==> inputs of branch pepper <==
## axi4_slave
module axi4_slave #(
    parameter int          NUM_REGS   = 4     ,
    parameter integer      ID_WIDTH   = 4     ,
    parameter integer      ADDR_WIDTH = 32    ,
    parameter integer      DATA_WIDTH = 32    ,
    parameter logic [31:0] BASE_ADDR  = 32'h0
)(
    input  logic                     ACLK,
    input  logic                     ARESETN,
    input  logic [ID_WIDTH-1:0]       S_AXI_AWID     ,
    input  logic [ADDR_WIDTH-1:0]     S_AXI_AWADDR   ,
    input  logic [7:0]                S_AXI_AWLEN    ,
    input  logic [2:0]                S_AXI_AWSIZE   ,
    input  logic [1:0]                S_AXI_AWBURST  ,
    input  logic                      S_AXI_AWVALID  ,
    output logic                      S_AXI_AWREADY  ,
    input  logic [DATA_WIDTH-1:0]     S_AXI_WDATA    ,
    input  logic [(DATA_WIDTH/8)-1:0] S_AXI_WSTRB    ,
    input  logic                      S_AXI_WLAST    ,
    input  logic                      S_AXI_WVALID   ,
    output logic                      S_AXI_WREADY   ,
    output logic [ID_WIDTH-1:0]       S_AXI_BID      ,
    output logic [1:0]                S_AXI_BRESP    ,
    output logic                      S_AXI_BVALID   ,
    input  logic                      S_AXI_BREADY   ,
    input  logic [ID_WIDTH-1:0  ]     S_AXI_ARID     ,
    input  logic [ADDR_WIDTH-1:0]     S_AXI_ARADDR   ,
    input  logic [7:0]                S_AXI_ARLEN    ,
    input  logic [2:0]                S_AXI_ARSIZE   ,
    input  logic [1:0]                S_AXI_ARBURST  ,
    input  logic                      S_AXI_ARVALID  ,
    output logic                      S_AXI_ARREADY  ,
    output logic [ID_WIDTH-1:0  ]     S_AXI_RID      ,
    output logic [DATA_WIDTH-1:0]     S_AXI_RDATA    ,
    output logic [1:0]                S_AXI_RRESP    ,
    output logic                      S_AXI_RLAST    ,
    output logic                      S_AXI_RVALID   ,
    input  logic                      S_AXI_RREADY   ,
    output logic                      write_en        ,
    output logic                      read_en
);
Settings: LEC_CHECK=0, ABC_AREA=1, CAP_MARGIN=15, CORE_MARGIN=2, CORE_UTILIZATION=72, CTS_CLUSTER_DIAMETER=371, CTS_CLUSTER_SIZE=100, PLACE_DENSITY=0.6, SLEW_MARGIN=20, TNS_END_PERCENT=10; clock period 82.5 ns.
run.sh (not shown) runs the stock make flow with config.mk's settings and CLKGATE_MAP_FILE=.
==> inputs of branch violet, as changes to branch pepper <==
Settings changed: CAP_MARGIN 15 to 20, CORE_UTILIZATION 72 to 64, CTS_CLUSTER_DIAMETER 371 to not set, CTS_CLUSTER_SIZE 100 to not set, TNS_END_PERCENT 10 to not set.
==> flow/constraint.sdc (replaced) <==
create_clock -name core_clock -period 168.0 [get_ports {ACLK}]
set_input_delay 33.6000 -clock core_clock [delete_from_list [all_inputs] [get_ports {ACLK}]]
set_output_delay 33.6000 -clock core_clock [all_outputs]
set_load 0.01 [all_outputs]
==> inputs of branch raven, as changes to branch pepper <==
Settings changed: CAP_MARGIN 15 to 20, CTS_CLUSTER_DIAMETER 371 to not set, CTS_CLUSTER_SIZE 100 to not set, MAX_ROUTING_LAYER set to met4, PLACE_DENSITY 0.6 to 0.66, TNS_END_PERCENT 10 to 5.
==> flow/constraint.sdc (replaced) <==
create_clock -name core_clock -period 86.0 [get_ports {ACLK}]
set_input_delay 17.2000 -clock core_clock [delete_from_list [all_inputs] [get_ports {ACLK}]]
set_output_delay 17.2000 -clock core_clock [all_outputs]
set_load 0.01 [all_outputs]
==> inputs of branch nickel, as changes to branch pepper <==
Settings changed: ABC_AREA 1 to not set, CAP_MARGIN 15 to 20, CORE_UTILIZATION 72 to 58, CTS_CLUSTER_DIAMETER 371 to not set, CTS_CLUSTER_SIZE 100 to not set, MAX_ROUTING_LAYER set to met4, PLACE_DENSITY 0.6 to not set, TNS_END_PERCENT 10 to not set.
==> flow/constraint.sdc (replaced) <==
create_clock -name core_clock -period 105.0 [get_ports {ACLK}]
set_input_delay 21.0000 -clock core_clock [delete_from_list [all_inputs] [get_ports {ACLK}]]
set_output_delay 21.0000 -clock core_clock [all_outputs]
set_load 0.01 [all_outputs]
==> impl_metrics.ini <==
; yosys + openroad results
[run_status]
failed_checks = capacitance limit, slew limit, setup timing
run_status = complete, but fails checks

[yosys]
synth_nets = 9092
synth_chip_area_sq_um = 61400
yosys.area.top_type = ha_1
syn_area_per_cell_sq_um = 7.67

[run]
maxCapViolCount = 1

[sta]
setup_viol = 12
drv_slew = 6
finalWorstSetupSlack_ns = -4.40

[floorplan]
placeableCoreArea_sq_um = 105000
That was branch nickel.
==> impl_metrics.ini <==
; yosys + openroad results
[run_status]
run_status = stopped before the end
stop_stage = global routing
stop_error = [ERROR GRT-0116] Global routing finished with congestion. Check the congestion regions in the DRC Viewer.

[yosys]
synth.most_common_cell = nand2_1
yosys.area.top_type = nand2_1
syn_area_per_cell_sq_um = 6.37
synth_chip_area_sq_um = 69600
top_cells_by_area = nand2_1, ha_1, inv_1
muxShareOfSynthArea = 0.000790
adder_share = 0.186
synth_nets = 12000

[floorplan]
io_pins = 194
initial_core_util = 0.723
fp.dieArea_sq_um = 99200
placeableCoreArea_sq_um = 96300

[clocking]
cts.sinks = 284
That was branch raven.
==> impl_metrics.ini <==
; yosys + openroad results
[yosys]
yosys.area.top_type = nand2_1
synth_chip_area_sq_um = 69600
synth_nets = 12000
syn_area_per_cell_sq_um = 6.37

[placement]
port-buffer-count = 193

[floorplan]
placeableCoreArea_sq_um = 108000

[sta]
setup_viol = 0
drv_slew = 0

[run_status]
run_status = no timing/DRC/antenna violations

[critical_path]
cp_top_family = AND-OR/OR-AND gates
rrSetupSlack_ns = 66.04

[grt]
grt_overflow = 0
That was branch violet.
==> impl_metrics.ini <==
; yosys + openroad results
[run_status]
run_status = stopped before the end
stop_error = [ERROR DPL-0033] detailed placement checks failed during check placement.
stop_stage = detailed placement

[yosys]
synth_chip_area_sq_um = 69600
common_cells = nand2_1, inv_1, nor2_1, ha_1, o21ai_0
synth.most_common_cell = nand2_1
top_cell_area_share = 0.146
syn_area_per_cell_sq_um = 6.37
yosys.area.top_type = nand2_1
muxShareOfSynthArea = 0.000790
synth_nets = 12000

[floorplan]
placeableCoreArea_sq_um = 96300

[placement]
port-buffer-count = 193
That was branch pepper.

---

==> job 1751 <==
==> flow/design.v <==
module axi4_slave #(
    parameter int          NUM_REGS   = 4     ,
    parameter integer      ID_WIDTH   = 4     ,
    parameter integer      ADDR_WIDTH = 32    ,
    parameter integer      DATA_WIDTH = 32    ,
    parameter logic [31:0] BASE_ADDR  = 32'h0
)(
    input  logic                     ACLK,
    input  logic                     ARESETN,
    input  logic [ID_WIDTH-1:0]       S_AXI_AWID     ,
    input  logic [ADDR_WIDTH-1:0]     S_AXI_AWADDR   ,
    input  logic [7:0]                S_AXI_AWLEN    ,
    input  logic [2:0]                S_AXI_AWSIZE   ,
    input  logic [1:0]                S_AXI_AWBURST  ,
    input  logic                      S_AXI_AWVALID  ,
    output logic                      S_AXI_AWREADY  ,
    input  logic [DATA_WIDTH-1:0]     S_AXI_WDATA    ,
    input  logic [(DATA_WIDTH/8)-1:0] S_AXI_WSTRB    ,
    input  logic                      S_AXI_WLAST    ,
    input  logic                      S_AXI_WVALID   ,
    output logic                      S_AXI_WREADY   ,
    output logic [ID_WIDTH-1:0]       S_AXI_BID      ,
    output logic [1:0]                S_AXI_BRESP    ,
    output logic                      S_AXI_BVALID   ,
    input  logic                      S_AXI_BREADY   ,
    input  logic [ID_WIDTH-1:0  ]     S_AXI_ARID     ,
    input  logic [ADDR_WIDTH-1:0]     S_AXI_ARADDR   ,
    input  logic [7:0]                S_AXI_ARLEN    ,
    input  logic [2:0]                S_AXI_ARSIZE   ,
    input  logic [1:0]                S_AXI_ARBURST  ,
    input  logic                      S_AXI_ARVALID  ,
    output logic                      S_AXI_ARREADY  ,
    output logic [ID_WIDTH-1:0  ]     S_AXI_RID      ,
    output logic [DATA_WIDTH-1:0]     S_AXI_RDATA    ,
    output logic [1:0]                S_AXI_RRESP    ,
    output logic                      S_AXI_RLAST    ,
    output logic                      S_AXI_RVALID   ,
    input  logic                      S_AXI_RREADY   ,
    output logic                      write_en        ,
    output logic                      read_en
);
localparam ADDR_LSB     = $clog2(DATA_WIDTH / 8);
localparam ADDR_INDEX_W = $clog2(NUM_REGS);
logic [DATA_WIDTH-1:0] regfile [NUM_REGS-1:0];  
logic [ADDR_INDEX_W-1:0] write_ptr;
typedef enum logic [1:0] {
    WR_IDLE,     
    WR_WAIT,     
    WR_DATA,     
    WR_RESP      
} wr_state_t;
wr_state_t wr_state, wr_next;
logic awc_hs, wc_hs; 
logic [ADDR_WIDTH-1:0]      addr_latch     ;
logic [ID_WIDTH-1:0]        awid_latch     ;
logic [7:0]  awlen_latch    ;
logic [2:0]  awsize_latch   ;
logic [1:0]  awburst_latch  ;
logic [DATA_WIDTH-1:0]      wdata_latch    ; 
logic [(DATA_WIDTH/8)-1:0]  wstrb_latch    ;
logic                       wlast_latch    ;
logic [ADDR_WIDTH-1:0]      awaddr_latch   ;
logic [11:0] wr_transfer_size, wr_wrap_start, wr_transfer_size_latch, wr_wrap_start_latch, wr_wrap_end, wr_wrap_end_latch;
assign wr_transfer_size = (awlen_latch + 1)*(2**awsize_latch);
assign wr_wrap_start    = (S_AXI_AWADDR/ wr_transfer_size) * wr_transfer_size;
assign wr_wrap_end      = wr_wrap_start + wr_transfer_size;
logic [7:0] wr_beat_count;  
logic awaddr_err, wstrb_err, wr_burst_err;
always_comb begin
    wr_next = wr_state;  
    case(wr_state)
        WR_IDLE : if (S_AXI_AWVALID || S_AXI_WVALID)                          wr_next = WR_WAIT;
        WR_WAIT : if (awc_hs && wc_hs)                                        wr_next = WR_DATA;
        WR_DATA : if (S_AXI_WLAST || wstrb_err || awaddr_err || wr_burst_err) wr_next = WR_RESP;
        WR_RESP : if (S_AXI_BREADY)                                           wr_next = WR_IDLE;
    endcase
end
always_ff @(posedge ACLK or negedge ARESETN) begin
    if (!ARESETN)
        wr_state <= WR_IDLE;
    else
        wr_state <= wr_next;
end
always_ff @(posedge ACLK or negedge ARESETN) begin
    if (!ARESETN) begin
        S_AXI_AWREADY          <=  0    ;
        awc_hs                 <= '0    ;
        awid_latch             <= '0    ;
        awlen_latch            <= '0    ;
        awsize_latch           <= '0    ;
        awburst_latch          <= '0    ;
        awaddr_err             <= '0    ;
        wr_burst_err           <= '0    ;
        S_AXI_WREADY           <=  0    ;
        wr_beat_count          <=  0    ;
        write_ptr              <= '0    ;  
        wc_hs                  <= '0    ;
        wr_transfer_size_latch <= '0    ;
        wr_wrap_start_latch    <= '0    ;
        wr_wrap_end_latch      <= '0    ;
        wstrb_err              <= '0    ;
        S_AXI_BID              <= '0    ;
        S_AXI_BVALID           <= '0    ;
        S_AXI_BRESP            <= 2'b00 ;
        for (int r = 0; r < NUM_REGS; r++)
            regfile[r]         <= '0    ;
    end
    else begin
        case(wr_state)
            WR_IDLE: begin
                S_AXI_AWREADY          <= '0;
                S_AXI_WREADY           <= '0;
                awc_hs                 <= '0;
                awid_latch             <= '0;
                awlen_latch            <= '0;
                awsize_latch           <= '0;
                awburst_latch          <= '0;
                write_ptr              <= '0;
                wr_transfer_size_latch <= '0;
                wr_wrap_start_latch    <= '0;
                wr_wrap_end_latch      <= '0;
                S_AXI_BID              <= '0;
                S_AXI_BRESP            <= '0;
                S_AXI_BVALID           <= '0;
                awaddr_err             <= '0;
                wr_burst_err           <= '0;
                wstrb_err              <= '0;
            end
            WR_WAIT: begin
                if(S_AXI_AWVALID) begin
                    S_AXI_AWREADY          <= 1'b1              ;
                    awc_hs                 <= 1'b1              ;
                    awid_latch             <= S_AXI_AWID        ;
                    awlen_latch            <= S_AXI_AWLEN       ;
                    awsize_latch           <= S_AXI_AWSIZE      ;
                    awburst_latch          <= S_AXI_AWBURST     ;
                    awaddr_latch           <= S_AXI_AWADDR      ;
                    write_ptr              <= S_AXI_AWADDR[4:2] ;
                    wr_transfer_size_latch <= wr_transfer_size  ;
                    wr_wrap_start_latch    <= wr_wrap_start     ;
                    wr_wrap_end_latch      <= wr_wrap_end       ;
                end
                S_AXI_WREADY <= 1'b1;
                if(S_AXI_WVALID) begin
                    wc_hs        <= 1'b1;
                end
            end
            WR_DATA: begin
                S_AXI_AWREADY <= 1'b0;  
                if(!(wstrb_err || awaddr_err || wr_burst_err) && wr_beat_count < awlen_latch + 1) begin
                    for (int i = 0; i < DATA_WIDTH/8; i++) begin
                        if (S_AXI_WSTRB[i])
                            regfile[write_ptr][8*i +: 8] <= S_AXI_WDATA[8*i +: 8];
                    end
                    wr_beat_count <= wr_beat_count + 1;
                    case(awburst_latch)  
                        2'b00: write_ptr <= write_ptr;       
                        2'b01: begin
                            if(write_ptr >= awlen_latch) begin
                                awaddr_err <= 1'b1;
                            end
                            else begin
                                write_ptr <= write_ptr + 1;   
                            end
                        end
                        2'b10: begin                         
                            if (write_ptr + 1 == wr_wrap_end_latch) begin
                                write_ptr <= wr_wrap_start_latch;
                            end
                            else begin
                                write_ptr <= write_ptr + 1;
                            end
                        end
                        2'b11:  wr_burst_err <= 1'b1;   
                    endcase
                end
                if(S_AXI_WSTRB == '0) begin
                    wstrb_err <= 1'b1;
                end
                if (wr_beat_count == 0) begin
                    if(!(awaddr_latch[1:0] == 2'b00)) begin
                        awaddr_err <= 1'b1;
                    end
                end
                if(wr_beat_count > 0) begin
                    if (write_ptr < awaddr_latch[ADDR_LSB +: ADDR_INDEX_W] || write_ptr > awaddr_latch[ADDR_LSB +: ADDR_INDEX_W] + (1 << ADDR_INDEX_W) - 1) begin
                        awaddr_err <=1'b1;
                    end
                end
            end
            WR_RESP: begin
                wr_beat_count <= '0;
                S_AXI_WREADY  <= 1'b0;
                S_AXI_BVALID  <= 1'b1;
                S_AXI_BID     <= awid_latch;
                S_AXI_BRESP  <= (awaddr_err)                ? 2'b11 :   
                                (wstrb_err || wr_burst_err) ? 2'b10 :   
                                                              2'b00 ;   
                if (S_AXI_BREADY && S_AXI_BVALID) begin
                    awc_hs        <= 1'b0;
                    wc_hs         <= 1'b0;
                    S_AXI_BVALID  <= 1'b0;
                    write_ptr     <= '0;
                end
            end
        endcase
    end
end
typedef enum logic [1:0] {
    RD_IDLE,     
    RD_WAIT,     
    RD_DATA      
} rd_state_t;
rd_state_t rd_state, rd_next;
logic ar_hs;
logic [7:0] rd_beat_count;
logic ar_err, r_burst_err;
always_comb begin
    rd_next = rd_state;
    case(rd_state)
        RD_IDLE: if (S_AXI_ARVALID)                               rd_next = RD_WAIT;
        RD_WAIT: if (ar_hs )                                      rd_next = RD_DATA;
        RD_DATA: if (rd_beat_count == 0 || ar_err || r_burst_err) rd_next = RD_IDLE;
    endcase
end
always_ff @(posedge ACLK or negedge ARESETN) begin
    if(!ARESETN) begin
        rd_state <= RD_IDLE;
    end
    else begin
        rd_state <= rd_next;
    end
end
logic [ADDR_INDEX_W-1:0] read_ptr;
logic [ADDR_WIDTH-1:0]  arid_latch    ;
logic [7:0]             arlen_latch   ;
logic [2:0]             arsize_latch  ;
logic [ADDR_WIDTH-1:0]  araddr_latch  ;
logic [1:0]             arburst_latch ;
logic                   rd_complete   ;
logic [11:0] rd_transfer_size, rd_wrap_start, rd_transfer_size_latch, rd_wrap_start_latch, rd_wrap_end, rd_wrap_end_latch;
assign rd_transfer_size = (arlen_latch + 1)*(2**arsize_latch);
assign rd_wrap_start    = (S_AXI_ARADDR/ rd_transfer_size) * rd_transfer_size;
assign rd_wrap_end      = rd_wrap_start + rd_transfer_size;
always_ff @(posedge ACLK or negedge ARESETN) begin
    if(!ARESETN) begin
        S_AXI_ARREADY <=  0   ;
        S_AXI_RID     <= '0   ;
        S_AXI_RDATA   <= '0   ;
        S_AXI_RRESP   <= 2'b00;
        S_AXI_RLAST   <=  0   ;
        S_AXI_RVALID  <=  0   ;
        read_ptr      <= '0   ;
        ar_hs         <=  0   ;
    end
    else begin
        case(rd_state)
            RD_IDLE: begin
                S_AXI_ARREADY          <=  0;
                S_AXI_RLAST            <=  0;
                S_AXI_RVALID           <=  0;
                ar_hs                  <=  0;
                arid_latch             <= '0;
                arlen_latch            <= '0;
                arsize_latch           <= '0;
                araddr_latch           <= '0;
                r_burst_err            <= '0;
                ar_err                 <= '0;
                arburst_latch          <= '0;
                read_ptr               <= '0;
                rd_beat_count          <= '0;
                rd_transfer_size_latch <= '0;
                rd_wrap_start_latch    <= '0;
                rd_wrap_end_latch      <= '0;
            end
            RD_WAIT: begin
                S_AXI_ARREADY          <= 1'b1              ;
                ar_hs                  <= 1'b1              ;
                arid_latch             <= S_AXI_ARID        ;
                arlen_latch            <= S_AXI_ARLEN       ;
                araddr_latch           <= S_AXI_ARADDR      ;
                arsize_latch           <= S_AXI_ARSIZE      ;
                arburst_latch          <= S_AXI_ARBURST     ;
                read_ptr               <= S_AXI_ARADDR[4:2] ;
                rd_beat_count          <= arlen_latch + 1   ;
                rd_transfer_size_latch <= rd_transfer_size  ;
                rd_wrap_start_latch    <= rd_wrap_start     ;   
                rd_wrap_end_latch      <= rd_wrap_end       ;
            end
            RD_DATA: begin
                S_AXI_ARREADY          <= 1'b0;
                if (rd_beat_count == arlen_latch + 1 && !(araddr_latch[1:0] == 2'b00)) begin
                    ar_err <= 1'b1;
                    if (S_AXI_RREADY) begin
                        S_AXI_RVALID <= 1'b1;
                        S_AXI_RLAST  <= 1'b1;
                        S_AXI_RID    <= arid_latch;
                        S_AXI_RRESP  <= 2'b11;
                    end
                end
                else if (rd_beat_count == arlen_latch && (read_ptr < araddr_latch[4:2] || read_ptr > araddr_latch[4:2] + 7)) begin
                    ar_err <= 1'b1;
                    if (S_AXI_RREADY) begin
                        S_AXI_RVALID <= 1'b1;
                        S_AXI_RLAST  <= 1'b1;
                        S_AXI_RID    <= arid_latch;
                        S_AXI_RRESP  <= 2'b11;
                    end
                end
                else if (arburst_latch == 2'b11) begin
                    r_burst_err <= 1'b1;
                    if (S_AXI_RREADY) begin
                        S_AXI_RVALID <= 1'b1;
                        S_AXI_RLAST  <= 1'b1;
                        S_AXI_RID    <= arid_latch;
                        S_AXI_RRESP  <= 2'b01;
                    end
                end
                else begin
                    if(rd_beat_count > 1 && S_AXI_RREADY) begin
                        S_AXI_RVALID <= 1'b1;
                        S_AXI_RDATA  <= regfile[read_ptr];
                        S_AXI_RID    <= arid_latch;
                        case(arburst_latch)
                            2'b00: read_ptr <= read_ptr;         
                            2'b01: 
                                if(read_ptr >= arlen_latch) begin
                                    ar_err <= 1'b1;
                                end
                                else begin 
                                read_ptr <= read_ptr + 1;     
                                end
                            2'b10:                               
                                if (read_ptr + 1 == rd_wrap_end_latch) begin
                                    read_ptr <= rd_wrap_start_latch;
                                end
                                else begin
                                    read_ptr <= read_ptr + 1;
                                end
                        endcase
                        rd_beat_count <= rd_beat_count - 1;
                    end
                    else if (rd_beat_count == 1 && S_AXI_RREADY) begin
                        S_AXI_RVALID <= 1'b1;
                        S_AXI_RLAST  <= 1'b1;
                        S_AXI_RDATA  <= regfile[read_ptr];
                        S_AXI_RID    <= arid_latch;
                        S_AXI_RRESP  <= (ar_err)      ? 2'b11 :   
                                        (r_burst_err) ? 2'b10 :   
                                                        2'b00 ;   
                        rd_beat_count <= 0;
                    end
                end
            end
        endcase
    end
end
assign write_en = awc_hs && wc_hs;
assign read_en  = ar_hs;
endmodule
==> flow/run.sh <==
#!/bin/bash
# the make line also repeats each setting of config.mk as NAME=value (left out here)
make -C /OpenROAD-flow-scripts/flow DESIGN_CONFIG=/design/flow/config.mk WORK_HOME=/design/flow/orfs CLKGATE_MAP_FILE= finish
==> flow/config.mk <==
export PLATFORM = sky130hd
export DESIGN_NAME = axi4_slave
export DESIGN_NICKNAME = axi4_slave
export VERILOG_FILES = /design/flow/design.v
export SDC_FILE = /design/flow/constraint.sdc
export NUM_CORES = 4
export LEC_CHECK = 0
export CAP_MARGIN = 20
export CORE_MARGIN = 2
export CORE_UTILIZATION = 71
export CTS_CLUSTER_SIZE = 34
export PLACE_DENSITY = 0.65
export SLEW_MARGIN = 20
==> flow/constraint.sdc <==
create_clock -name core_clock -period 162.0 [get_ports {ACLK}]
set_input_delay 32.4000 -clock core_clock [delete_from_list [all_inputs] [get_ports {ACLK}]]
set_output_delay 32.4000 -clock core_clock [all_outputs]
set_load 0.01 [all_outputs]
==> inputs of job 4344, as changes to job 1751 <==
Settings changed: ABC_AREA set to 1, CAP_MARGIN 20 to 15, CORE_UTILIZATION 71 to 72, CTS_CLUSTER_SIZE 34 to not set, PLACE_DENSITY 0.65 to 0.6.
==> flow/constraint.sdc (replaced) <==
create_clock -name core_clock -period 82.5 [get_ports {ACLK}]
set_input_delay 16.5000 -clock core_clock [delete_from_list [all_inputs] [get_ports {ACLK}]]
set_output_delay 16.5000 -clock core_clock [all_outputs]
set_load 0.01 [all_outputs]
==> comparison <==
- Job 1751 completed with no timing, DRC or antenna violations. Job 4344 aborted during 3_5_place_dp on DPL-0033.
- Between job 1751 and job 4344, the lower die area is in job 1751 (gap about 10%, measured against job 4344).
- Against job 4344, the synthesized cell count of job 1751 is smaller by about 27%.
- Between job 1751 and job 4344, the lower area after synthesis is in job 1751 (gap about 12%, measured against job 4344).
==> figures <==
|  | job 1751 | job 4344 |
|---|---|---|
| Run status | complete, no violations | aborted with a tool error |
| Last stage reached | - | 3_5_place_dp |
| Post-synthesis cell type count | 141 | 100 |
| Number of nets at floorplan | 9092 | 12000 |
| Proportion of synthesized area in mux cells | 6.06% | 0.0790% |
| Synth top cell by count | ha_1 | nand2_1 |
| Last weighted congestion value of the routability-driven placer | 0.989 | 1.08 |
| Chip area from the yosys synthesis statistics | 61400 um2 | 69600 um2 |
| Yosys cell count | 8007 | 10900 |
| Yosys simple share | 24.5% | 35.8% |
| Die Outline Area | 88900 um2 | 99200 um2 |
| Core outline area | 85400 um2 | 96300 um2 |
| Fraction of the core area occupied by cells at floorplan | 71.9% | 72.3% |
| # rows | 107 | 114 |
| Average instance area after synthesis | 7.67 um2 | 6.37 um2 |
